==> flow/design.v <==
module control_unit(
    input clk, rst,
    output reg a_sel, b_sel, PP1_CE, PP2_CE, add, PR_CE, PI_CE
);
    parameter S1 = 3'b001,
              S2 = 3'b010,
              S3 = 3'b011,
              S4 = 3'b100,
              S5 = 3'b101;
    reg [2:0] state, next;
    always @(posedge clk or posedge rst) begin
        if (rst)
            state <= S1;
        else
            state <= next;
    end
    always @(*) begin
        next = S1;
        PP1_CE = 0;
        PP2_CE = 0;
        add = 0;
        PR_CE = 0;
        PI_CE = 0;
        a_sel = 0;
        b_sel = 0;
        case (state) 
            S1: begin
					if(!rst)
                next = S2;
                PP1_CE = 1;
            end
            S2: begin
                next = S3;
                a_sel = 1;
                b_sel = 1;					 
                PP2_CE = 1;
            end
            S3: begin
                next = S4;
                b_sel = 1;
                PP1_CE = 1;					
                add = 1;
                PR_CE = 1;
            end
            S4: begin
                next = S5;
                a_sel = 1;
                PP2_CE = 1;
            end
            S5: begin
                next = S1;
                PI_CE = 1;
            end
        endcase
    end
endmodule
module datapath(
    input clk, rst,
    input a_sel, b_sel, PP1_CE, PP2_CE, add, PR_CE, PI_CE,
    input [11:0] ar, ai, br, bi,
    output reg [23:0] Pr, Pi
);
    wire [11:0] a_mux, b_mux;
    reg [23:0] PP1, PP2, PPs;
    wire [23:0] pro;
    assign a_mux = a_sel ? ai : ar;
    assign b_mux = b_sel ? bi : br;
    assign pro = a_mux * b_mux;  
    always @(posedge clk or posedge rst) begin
        if (rst) begin
            PP1 <= 0;
            PP2 <= 0;
        end else begin
            if (PP1_CE) 
                PP1 <= pro;
            if (PP2_CE) 
                PP2 <= pro;
        end
    end
    always @(*) begin
        if (!add)
            PPs = PP1 + PP2;
        else
            PPs = PP1 - PP2;
    end
    always @(posedge clk or posedge rst) begin
        if (rst) begin
            Pr <= 0;
            Pi <= 0;
        end else begin
            if (PR_CE) 
                Pr <= PPs;
            if (PI_CE) 
                Pi <= PPs;
        end
    end
endmodule
module top(
    input rst, clk,
    input [11:0] ar, ai, br, bi,
    output [23:0] Pi, Pr
);
    wire PP1_CE, PP2_CE, a_sel, b_sel, add, PI_CE, PR_CE;
    control_unit uut1(
        .clk(clk),
        .rst(rst),
        .a_sel(a_sel),
        .b_sel(b_sel),
        .PP1_CE(PP1_CE),
        .PP2_CE(PP2_CE),
        .add(add),
        .PR_CE(PR_CE),
        .PI_CE(PI_CE)
    );
    datapath uut2(
        .clk(clk),
        .rst(rst),
        .a_sel(a_sel),
        .b_sel(b_sel),
        .PP1_CE(PP1_CE),
        .PP2_CE(PP2_CE),
        .add(add),
        .PR_CE(PR_CE),
        .PI_CE(PI_CE),
        .ar(ar),
        .ai(ai),
        .br(br),
        .bi(bi),
        .Pr(Pr),
        .Pi(Pi)
    );
endmodule
export LEC_CHECK = 0
export CAP_MARGIN = 20
export CORE_MARGIN = 5
export CORE_UTILIZATION = 31
export CTS_CLUSTER_SIZE = 39
export GPL_ROUTABILITY_DRIVEN = 0
export MAX_ROUTING_LAYER = met4
export SETUP_SLACK_MARGIN = 2.01
export SLEW_MARGIN = 10
export TNS_END_PERCENT = 50
create_clock -name core_clock -period 7.0 [get_ports {clk}]
run.sh (not shown) runs the stock make flow with config.mk's settings and CLKGATE_MAP_FILE=.
The first run passed the timing, DRC and antenna checks.
Rerun with:
- CORE_ASPECT_RATIO: default -> 0.5
- CORE_MARGIN: 5 -> 10
- CORE_UTILIZATION: 31 -> 63
- CTS_CLUSTER_DIAMETER: default -> 270
- CTS_CLUSTER_SIZE: 39 -> 98
- GPL_ROUTABILITY_DRIVEN: 0 -> default
- HOLD_SLACK_MARGIN: default -> -0.07
- MAX_ROUTING_LAYER: met4 -> default
- SETUP_SLACK_MARGIN: 2.01 -> default
- SLEW_MARGIN: 10 -> 20
- TNS_END_PERCENT: 50 -> 15
Result:
- worst setup slack degrades by 880 ps
- die area decreases by about 40%
- sequential share of layout area rose by 2.5 points
- utilization grows by 34 points
- critical path depth rises by 3
- via count rises by about 0.6%
- clock-buffer cell count goes down by 2
- final cell count came out lower by about 16%
- routed wire length is higher by 6.1%
- synthesized cell count does not change
Rerun with:
- CORE_ASPECT_RATIO: 0.5 -> default
- CORE_MARGIN: 10 -> 2
- HOLD_SLACK_MARGIN: -0.07 -> default
- PLACE_DENSITY: default -> 0.87
- SETUP_SLACK_MARGIN: default -> -0.7
After rerunning:
- utilization went down by 0.47 points
- clock-buffer cell count went up by 1
- sequential share of layout area hardly moves
- hold slack loses 38 ps
- worst setup slack loses 24 ps
- critical path depth went up by 1
- cell count went down by 0.38%
- die size went down by 21%
- wire length went down by 5.2%

---

Starts from the design.v that is shown in full above.
export LEC_CHECK = 0
export ABC_AREA = 1
export CAP_MARGIN = 20
export CELL_PAD_IN_SITES_GLOBAL_PLACEMENT = 0
export CORE_MARGIN = 2
export CORE_UTILIZATION = 70
export CTS_CLUSTER_DIAMETER = 51
export CTS_CLUSTER_SIZE = 47
export PLACE_DENSITY_LB_ADDON = 0.28
export SETUP_SLACK_MARGIN = 0.29
export SLEW_MARGIN = 20
export TNS_END_PERCENT = 55
create_clock -name core_clock -period 5.28 [get_ports {clk}]
The starting point stopped in 5_1_grt.
Change:
--- a/flow/config.mk
+++ b/flow/config.mk
@@ -11,7 +11,7 @@
 export CORE_MARGIN = 2
-export CORE_UTILIZATION = 70
-export CTS_CLUSTER_DIAMETER = 51
-export CTS_CLUSTER_SIZE = 47
-export PLACE_DENSITY_LB_ADDON = 0.28
-export SETUP_SLACK_MARGIN = 0.29
+export CORE_UTILIZATION = 32
+export CTS_CLUSTER_DIAMETER = 242
+export CTS_CLUSTER_SIZE = 86
+export PLACE_DENSITY_LB_ADDON = 0.05
+export SETUP_SLACK_MARGIN = -0.34
 export SLEW_MARGIN = 20
Now the flow finished but failed the layout checks on setup timing.
Synthesized cell count stays the same.
Die size climbs by 110%.
Synthesized area is unchanged.
Change:
--- a/flow/config.mk
+++ b/flow/config.mk
@@ -9,9 +9,7 @@
 export CAP_MARGIN = 20
-export CELL_PAD_IN_SITES_GLOBAL_PLACEMENT = 0
+export CELL_PAD_IN_SITES_GLOBAL_PLACEMENT = 3
 export CORE_MARGIN = 2
-export CORE_UTILIZATION = 32
-export CTS_CLUSTER_DIAMETER = 242
-export CTS_CLUSTER_SIZE = 86
+export CORE_UTILIZATION = 17
 export PLACE_DENSITY_LB_ADDON = 0.05
-export SETUP_SLACK_MARGIN = -0.34
+export SETUP_SLACK_MARGIN = 0.58
 export SLEW_MARGIN = 20
Effect:
- The new run produced a layout that fails on setup timing
- global-route usage is lower by 5.0 points
- die size rises by 86%
- register-to-register slack is better by 0.03 ns
- cell count increases by 21%
- hold slack barely changes
- wire length grows by 37%
- count of clock-buffer cells in the layout is unchanged
- setup slack is better by 0.29 ns

---

lagoon:
// top: RTL as listed in full above, without the edits since
export LEC_CHECK = 0
export ABC_AREA = 1
export CAP_MARGIN = 40
export CELL_PAD_IN_SITES_DETAIL_PLACEMENT = 2
export CELL_PAD_IN_SITES_GLOBAL_PLACEMENT = 2
export CORE_MARGIN = 6
export CORE_UTILIZATION = 17
export CTS_CLUSTER_DIAMETER = 380
export GPL_ROUTABILITY_DRIVEN = 0
export GPL_TIMING_DRIVEN = 0
export HOLD_SLACK_MARGIN = 0.28
export MAX_ROUTING_LAYER = met4
export PLACE_DENSITY_LB_ADDON = 0.05
export SETUP_SLACK_MARGIN = 1.26
export SLEW_MARGIN = 20
export TNS_END_PERCENT = 55
create_clock -name core_clock -period 5.28 [get_ports {clk}]
lagoon had finished all stages when the layout checks came back failing, citing setup timing.
For quartz, these inputs were changed with respect to lagoon:
- changing CTS_CLUSTER_DIAMETER from 380 to 51
- changing CORE_UTILIZATION from 17 to 70
- removing GPL_ROUTABILITY_DRIVEN (formerly 0)
- changing PLACE_DENSITY_LB_ADDON from 0.05 to 0.29
- changing CAP_MARGIN from 40 to 20
- changing SETUP_SLACK_MARGIN from 1.26 to 0.29
- removing CELL_PAD_IN_SITES_DETAIL_PLACEMENT (formerly 2)
- setting CTS_CLUSTER_SIZE to 73 for the first time
- removing MAX_ROUTING_LAYER (formerly met4)
- changing CELL_PAD_IN_SITES_GLOBAL_PLACEMENT from 2 to 0
- changing CORE_MARGIN from 6 to 2
- removing GPL_TIMING_DRIVEN (formerly 0)
- removing HOLD_SLACK_MARGIN (formerly 0.28)
[summary]
- Not one of quartz and lagoon finished clean.
- Tool error GRT-0116 stopped quartz during global routing (5_1_grt); no final results.
- Compared with lagoon, buffer count from post-CTS setup fixing in quartz decreased by more than half.
- Comparing lagoon against quartz, there is no change at all in net count after synthesis.
- Taking lagoon as the reference, in quartz synthesis-stage register bit count saw little to no change; floorplan core area down 76%.
- Delta (quartz minus lagoon): die span in x shows a reduction of 140 microns; floorplan die area now smaller; number of placement rows went down.
- Fraction of the core area occupied by cells at floorplan (quartz over lagoon): increase, 54 points
- Going from lagoon to quartz, post-placement worst setup slack climbed 0.49 ns; total placed cells including tap cells lost 557.
Inputs modified between quartz and indigo:
- swapping 70 for 65 in CORE_UTILIZATION
- swapping 0.29 for 0.05 in PLACE_DENSITY_LB_ADDON
- putting GPL_ROUTABILITY_DRIVEN at 0 where nothing was set
Findings:
- Finished, but not clean: indigo, with setup timing.
- For half-perimeter wire length after detailed placement, dividing the value from quartz by the value from indigo gives 1.10.
- As far as net count after synthesis goes, indigo and quartz are indistinguishable; the numbers are identical.
- Between quartz and indigo, the difference in standard cell area after detailed placement is negligible.
- Diff quartz and indigo: post-CTS setup buffer count lower in indigo
- Comparing pre-placement core utilization for quartz and indigo, the bigger number came from quartz.
- Count of cells resized by post-cts repair of indigo falls short of that of quartz by more than 10%.
- Going from quartz to indigo, the die area was enlarged.
- On indigo: placement row count is 2 higher than what quartz gave.
- Clock sink count: quartz vs indigo identical
- Between indigo and quartz, it is indigo whose number of placed cells counting well taps is higher, by 9.
Here is what was changed in the inputs of yarrow compared with indigo.
- swapping 65 for 17 in CORE_UTILIZATION
- clearing SETUP_SLACK_MARGIN, which used to be 0.29
- clearing CTS_CLUSTER_DIAMETER, which used to be 51
- putting CELL_PAD_IN_SITES_DETAIL_PLACEMENT at 2 where nothing was set
- putting GPL_TIMING_DRIVEN at 0 where nothing was set
- clearing CTS_CLUSTER_SIZE, which used to be 73
- clearing GPL_ROUTABILITY_DRIVEN, which used to be 0
### Flow results
In yarrow relative to indigo, non-clock buffer count had gone down by more than 10%. yarrow -> stages 100% | layout checks FAIL | setup timing. Across both runs, half-perimeter wire length after detailed placement was higher for yarrow than for indigo. From indigo to yarrow the numbers moved as follows: maximum clock frequency saw an increase; cell area after layout increased about 8%. | sequential share of layout area | yarrow vs indigo | 1.3 points lower |. For violation count after the first detailed-route iteration, dividing the value from indigo by the value from yarrow gives 3.0.
